==> flow/design.v (excerpt) <==
module processor_main(
		input  clk, reset_n,                       
		input  [31:0] dmem_datain, 
		input  [31:0] imem_data,                   
		output [31:0] dmem_addr, dmem_dataout, PC,
		output dmem_rw, io_rw
   );
	reg [31:0] PFD_PC, PDE_PC, PEM_PC, PMW_PC, PFD_INST, PDE_IMM, PDE_RS1, PDE_RS2, PEM_RS2, PEM_PCADDIMM, PMW_PCADDIMM, PEM_ALUOUT, 
				  PEM_CALOUT, PMW_CALOUT, PMW_DOUT;				  
	reg [2:0] PDE_F3;
	reg PDE_F7, PDE_CTRL_MEMWRITE, PEM_CTRL_MEMWRITE, PDE_CTRL_REGWRITE, PEM_CTRL_REGWRITE, PMW_CTRL_REGWRITE, PDE_CTRL_ALUSRC, 
		 PDE_CRTL_IMMTOREG, PEM_BRANCHFLAG, PFD_TAKENFLAG, PDE_TAKENFLAG, PEM_TAKENFLAG;
	reg [1:0] PDE_CTRL_ALUOP, PDE_CTRL_BRANCH, PDE_CTRL_REGWRITESEL, PEM_CTRL_BRANCH, PEM_CTRL_REGWRITESEL, PMW_CTRL_REGWRITESEL;
	reg [4:0] PDE_RDA, PEM_RDA, PMW_RDA;
	wire STALL, PFD_FLUSH, PDE_FLUSH, TAKENFLAG;
	assign PC = PFD_PC;
	wire ALU_BRANCHFLAG, ALU_BRANCHFLAG_int;	
	assign ALU_BRANCHFLAG = (PEM_PC == 32'b0) ? 1'b0 : ALU_BRANCHFLAG_int;
   wire [31:0] next_instruction, PCADD4;     
   wire [31:0] inst;                 
	wire [31:0] data_rs1;
	wire [31:0] data_rs2, ALU_OUT, PCADDIMM;
	wire [31:0] REALBRANCH;
	assign REALBRANCH = ({(PDE_CTRL_BRANCH[1] & ALU_BRANCHFLAG), PDE_CTRL_BRANCH[0]} == 2'b00) ? PDE_PC :
							  ({(PDE_CTRL_BRANCH[1] & ALU_BRANCHFLAG), PDE_CTRL_BRANCH[0]} == 2'b01) ? PDE_PC :
  ...
Size: about 5100 cells after synthesis, roughly 1500 flip-flops, roughly 78000 µm² of cells after synthesis.
Settings: LEC_CHECK=0, CAP_MARGIN=35, CORE_MARGIN=2, CORE_UTILIZATION=32, CTS_CLUSTER_SIZE=85, GPL_ROUTABILITY_DRIVEN=1, GPL_TIMING_DRIVEN=1, MAX_ROUTING_LAYER=met5, PLACE_DENSITY_LB_ADDON=0.03, SLEW_MARGIN=40; clock period 12.3 ns.
run.sh (not shown) runs the stock make flow with config.mk's settings and CLKGATE_MAP_FILE=.
==> next run, changes <==
- CAP_MARGIN: 35 -> 20
- CORE_UTILIZATION: 32 -> 9
- CTS_CLUSTER_SIZE: 85 -> default
- GPL_ROUTABILITY_DRIVEN: 1 -> default
- GPL_TIMING_DRIVEN: 1 -> default
- MAX_ROUTING_LAYER: met5 -> default
- PLACE_DENSITY_LB_ADDON: 0.03 -> default
- SLEW_MARGIN: 40 -> 20
- clock period: 12.3 -> 17.5 ns (I/O delays scaled with it)
=> The new run ran to the end with no violations; sequential cell count does not change; clock skew is higher by 0.015 ns; sequential power is lower by 30%; global-route usage is lower by 21 points; utilization is lower by 27 points; design area is higher by 9.2%.
==> next run, changes <==
- CORE_UTILIZATION: 9 -> 66
- CTS_CLUSTER_SIZE: default -> 53
- SETUP_SLACK_MARGIN: default -> 1.46
- clock period: 17.5 -> 5.67 ns (I/O delays scaled with it)
=> With this change the flow never finished: it broke off in global routing with GRT-0116. Synthesized area does not change. Die area shrinks by well over a third. Synthesized cell count is unchanged.
==> next run, changes <==
- CORE_UTILIZATION: 66 -> 56
- CTS_CLUSTER_SIZE: 53 -> default
- SETUP_SLACK_MARGIN: 1.46 -> default
- clock period: 5.67 -> 10.2 ns (I/O delays scaled with it)
Effect: The changed run finished clean. Die size climbs by 18%. Synthesized cell count is unchanged. Synthesized area stays the same.
==> next run, changes <==
- CORE_UTILIZATION: 56 -> 40
- SLEW_MARGIN: 20 -> 40
- TNS_END_PERCENT: default -> 45
- clock period: 10.2 -> 11.0 ns (I/O delays scaled with it)
After rerunning: Sequential power decreases by 7.6%; critical path depth rose by 1; via count went down by 1.9%; combinational power goes down by about 4%; synthesized area does not change; cell count grows by 9.7%; clock power decreases by 7.6%; count of clock-buffer cells in the layout came out higher by 14.

run 1:
processor_main again, from the RTL that the note above started with.
make LEC_CHECK=0 ABC_AREA=1 CAP_MARGIN=20 CORE_MARGIN=2 CORE_UTILIZATION=72 CTS_CLUSTER_SIZE=10 HOLD_SLACK_MARGIN=0.29 SETUP_SLACK_MARGIN=1.28 SLEW_MARGIN=20 TNS_END_PERCENT=40 finish   # period 4.65 ns
Run 1 never completed, since it errored out during 4_1_cts.
#### Input delta (run 2 over run 1)
# run 1
export LEC_CHECK = 0
export ABC_AREA = 1
export CAP_MARGIN = 20
export CORE_MARGIN = 2
export CORE_UTILIZATION = 72
export CTS_CLUSTER_SIZE = 10
export HOLD_SLACK_MARGIN = 0.29
export SETUP_SLACK_MARGIN = 1.28
export SLEW_MARGIN = 20
export TNS_END_PERCENT = 40
create_clock -name core_clock -period 4.65 [get_ports {clk}]
# run 2
export LEC_CHECK = 0
export ABC_AREA = 1
export CAP_MARGIN = 0
export CORE_MARGIN = 2
export CORE_UTILIZATION = 72
export CTS_CLUSTER_DIAMETER = 267
export CTS_CLUSTER_SIZE = 98
export SETUP_SLACK_MARGIN = 1.28
export SLEW_MARGIN = 20
export TNS_END_PERCENT = 40
create_clock -name core_clock -period 4.65 [get_ports {clk}]
- Stage in which a tool error killed run 2: 5_1_grt.
- Diff run 1..run 2 | global placement routability congestion | unchanged
- Fraction of the mapped netlist area in adder cells across run 1 and run 2: no real change.
- [compare] base=run 1 new=run 2: number of cells after detailed placement did not really move; gate count after technology mapping roughly the same.
- Between run 2 and run 1, the proportion of synthesized chip area in sequential cells figures differ only marginally.
- Compound-gate portion of the synthesized area came out exactly the same in run 1 and run 2.
- Diff run 1 -> run 2: cell count in the Yosys report ~0 delta, post-place setup slack held, total cell area reported by yosys after synthesis shows no meaningful change.
Changes in run 3 relative to run 2:
# run 2
export LEC_CHECK = 0
export ABC_AREA = 1
export CAP_MARGIN = 0
export CORE_MARGIN = 2
export CORE_UTILIZATION = 72
export CTS_CLUSTER_DIAMETER = 267
export CTS_CLUSTER_SIZE = 98
export SETUP_SLACK_MARGIN = 1.28
export SLEW_MARGIN = 20
export TNS_END_PERCENT = 40
create_clock -name core_clock -period 4.65 [get_ports {clk}]
# run 3
export LEC_CHECK = 0
export CAP_MARGIN = 20
export CORE_MARGIN = 2
export CORE_UTILIZATION = 40
export SLEW_MARGIN = 20
create_clock -name core_clock -period 10.2 [get_ports {clk}]
[summary]
- Looking at total die size, run 3 sits 75% above run 2.
- From run 2 to run 3 the numbers moved as follows: number of H-tree levels went up 3, number of gates resized after cts went down 169.
- Run 3 does worse than run 2 on area inside the core boundary.
- Across both runs, synthesized area was lower for run 3 than for run 2.
- The run showing the smaller number of buffers added by the clock tree synthesis step is run 2.
- The final layout from run 3, which completed every stage, passed the timing, DRC and antenna checks at the end of the flow.
Here is what was changed in the inputs of run 4 compared with run 3.
# run 3
export LEC_CHECK = 0
export CAP_MARGIN = 20
export CORE_MARGIN = 2
export CORE_UTILIZATION = 40
export SLEW_MARGIN = 20
create_clock -name core_clock -period 10.2 [get_ports {clk}]
# run 4
export LEC_CHECK = 0
export CAP_MARGIN = 20
export CELL_PAD_IN_SITES_DETAIL_PLACEMENT = 2
export CORE_MARGIN = 2
export CORE_UTILIZATION = 40
export GPL_ROUTABILITY_DRIVEN = 0
export SETUP_SLACK_MARGIN = 1.91
export SLEW_MARGIN = 20
create_clock -name core_clock -period 10.5 [get_ports {clk}]
Findings:
- Of run 4 and run 3, just one finished clean: run 3.
- Re die size: no difference whatsoever between run 3 and run 4.
- [compare] base=run 3 new=run 4: TritonCTS buffer count went up 2; compound-cell area share of the yosys netlist was more or less identical; cell count listed in synth_stat.txt comparable; number of instances in the synthesized netlist about even; setup fix buffers added after clock tree synthesis increased by 13 relative to the old numbers.
What run 5 does differently from run 4 at the input level:
# run 4
export LEC_CHECK = 0
export CAP_MARGIN = 20
export CELL_PAD_IN_SITES_DETAIL_PLACEMENT = 2
export CORE_MARGIN = 2
export CORE_UTILIZATION = 40
export GPL_ROUTABILITY_DRIVEN = 0
export SETUP_SLACK_MARGIN = 1.91
export SLEW_MARGIN = 20
create_clock -name core_clock -period 10.5 [get_ports {clk}]
# run 5
export LEC_CHECK = 0
export CAP_MARGIN = 20
export CORE_MARGIN = 2
export CORE_UTILIZATION = 51
export SLEW_MARGIN = 20
create_clock -name core_clock -period 5.74 [get_ports {clk}]
Results
- The flow for run 5 finished, though final verification flagged negative setup slack.
- Synthesized area per cell of run 5 is on par with run 4.
- Run 4 -> run 5: placement-stage cell area increased by a few percent
- Run 5 vs. run 4: number of buffers added by the clock tree synthesis step lost 9, die size lost about 21%, maximum number of buffers from clock root to sink neither gained nor lost much.
- Fraction of the core area occupied by cells at floorplan sits higher in run 5 than in run 4.
- Compared with run 4, in run 5 count of placed standard cells including taps went up about 2%, die height -about 11%.
- Measured against run 5, the quantity of gates resized following cts of run 4 comes out at 0.42 times the reference value.
- Delta (run 5 minus run 4): multiplexer share of the synthesized area held steady; chip area estimate from yosys synthesis has remained practically unchanged.
Power and IR drop assume default switching activity.
